## matrix_mul
module matrix_mul(
    input wire clk,
    input wire reset,
    input wire start,
    input wire [8:0][7:0] matrix_a,
    input wire [8:0][7:0] matrix_b,
    output reg [8:0][15:0] result,
    output reg done
);
For scale: about 960 cells after synthesis, ~290 I/O pins, roughly 12000 um^2 of cells after synthesis.
clock: 4.44 ns
lec_check: 0
cap_margin: 20
cell_pad_in_sites_global_placement: 0
core_aspect_ratio: 1.48
core_margin: 2
core_utilization: 58
cts_cluster_size: 87
gpl_timing_driven: 1
max_routing_layer: met5
place_density: 0.41
setup_slack_margin: 1.29
slew_margin: 20
tns_end_percent: 5
run.sh (not shown) runs the stock make flow with config.mk's settings and CLKGATE_MAP_FILE=.
The first run completed and failed the layout checks on negative setup slack.
Edit:
--- a/flow/config.mk
+++ b/flow/config.mk
@@ -7,0 +8 @@
+export ABC_AREA = 1
@@ -10 +11 @@
-export CORE_ASPECT_RATIO = 1.48
+export CORE_ASPECT_RATIO = 0.5
@@ -12,2 +13,3 @@
-export CORE_UTILIZATION = 58
-export CTS_CLUSTER_SIZE = 87
+export CORE_UTILIZATION = 48
+export CTS_CLUSTER_DIAMETER = 336
+export CTS_CLUSTER_SIZE = 71
@@ -17 +19 @@
-export SETUP_SLACK_MARGIN = 1.29
+export SETUP_SLACK_MARGIN = 1.21
The changed run completed, yet does not pass: negative setup slack.
Wire length goes up by 0.51%.
Utilization came out lower by 19 points.
Clock skew is about the same.
Worst setup slack improves by 670 ps.
Global-route usage is lower by 1.1 points.
First-iteration DRC count grows by about 12%.
Register-to-register slack improves by 670 ps.
Edit:
==> flow/config.mk (replaced) <==
export PLATFORM = sky130hd
export DESIGN_NAME = matrix_mul
export DESIGN_NICKNAME = matrix_mul
export VERILOG_FILES = /design/flow/design.v
export SDC_FILE = /design/flow/constraint.sdc
export NUM_CORES = 4
export LEC_CHECK = 0
export CAP_MARGIN = 20
export CORE_MARGIN = 2
export CORE_UTILIZATION = 59
export SLEW_MARGIN = 20
==> flow/constraint.sdc (replaced) <==
create_clock -name core_clock -period 4.39 [get_ports {clk}]
set_input_delay 0.8780 -clock core_clock [delete_from_list [all_inputs] [get_ports {clk}]]
set_output_delay 0.8780 -clock core_clock [all_outputs]
set_load 0.01 [all_outputs]
What happened:
- The new run finished but fails on negative setup slack
- routed wire length drops by about 9%
- via count drops by 17%
- critical path depth drops by 3
- maximum frequency drops by 6.9%
- first-iteration DRC count drops by about 25%
- global-route usage climbs by 2.6 points
- clock skew stays flat
- design area drops by about 4%
Edit:
--- a/flow/config.mk
+++ b/flow/config.mk
@@ -10 +10,5 @@
-export CORE_UTILIZATION = 59
+export CORE_UTILIZATION = 60
+export CTS_CLUSTER_DIAMETER = 29
+export CTS_CLUSTER_SIZE = 90
+export PLACE_DENSITY = 0.6
+export SETUP_SLACK_MARGIN = 1.26
@@ -11,0 +16 @@
+export TNS_END_PERCENT = 5
The changed run ran to the end with violations: negative setup slack.
Worst setup slack is worse by 370 ps.
Count of clock-buffer cells in the layout is unchanged.
Synthesized area stays the same.
Cell count barely changes.
Edit:
--- a/flow/config.mk
+++ b/flow/config.mk
@@ -10,3 +10 @@
-export CORE_UTILIZATION = 60
-export CTS_CLUSTER_DIAMETER = 29
-export CTS_CLUSTER_SIZE = 90
+export CORE_UTILIZATION = 40
@@ -14 +11,0 @@
-export SETUP_SLACK_MARGIN = 1.26
@@ -16 +12,0 @@
-export TNS_END_PERCENT = 5
==> flow/constraint.sdc (replaced) <==
create_clock -name core_clock -period 10.0 [get_ports {clk}]
set_input_delay 2.0000 -clock core_clock [delete_from_list [all_inputs] [get_ports {clk}]]
set_output_delay 2.0000 -clock core_clock [all_outputs]
set_load 0.01 [all_outputs]
This time the run completed without violations.
Via count goes down by 22%.
Cell area shrinks by 13%.
Critical path depth falls by 4.
Utilization shrinks by 38 points.
Setup slack improved by 4700 ps.
Routed wire length falls by 32%.
Clock skew barely changes.
Final cell count is lower by 3.0%.
Edit:
==> flow/constraint.sdc (replaced) <==
create_clock -name core_clock -period 7.91 [get_ports {clk}]
set_input_delay 1.5820 -clock core_clock [delete_from_list [all_inputs] [get_ports {clk}]]
set_output_delay 1.5820 -clock core_clock [all_outputs]
set_load 0.01 [all_outputs]
Result: Area after synthesis does not change. Worst hold slack barely changes. Worst setup slack got worse by 1700 ps. Global-route usage increases by 0.26 points. Design area stays flat. Register-to-register slack got worse by 1700 ps.
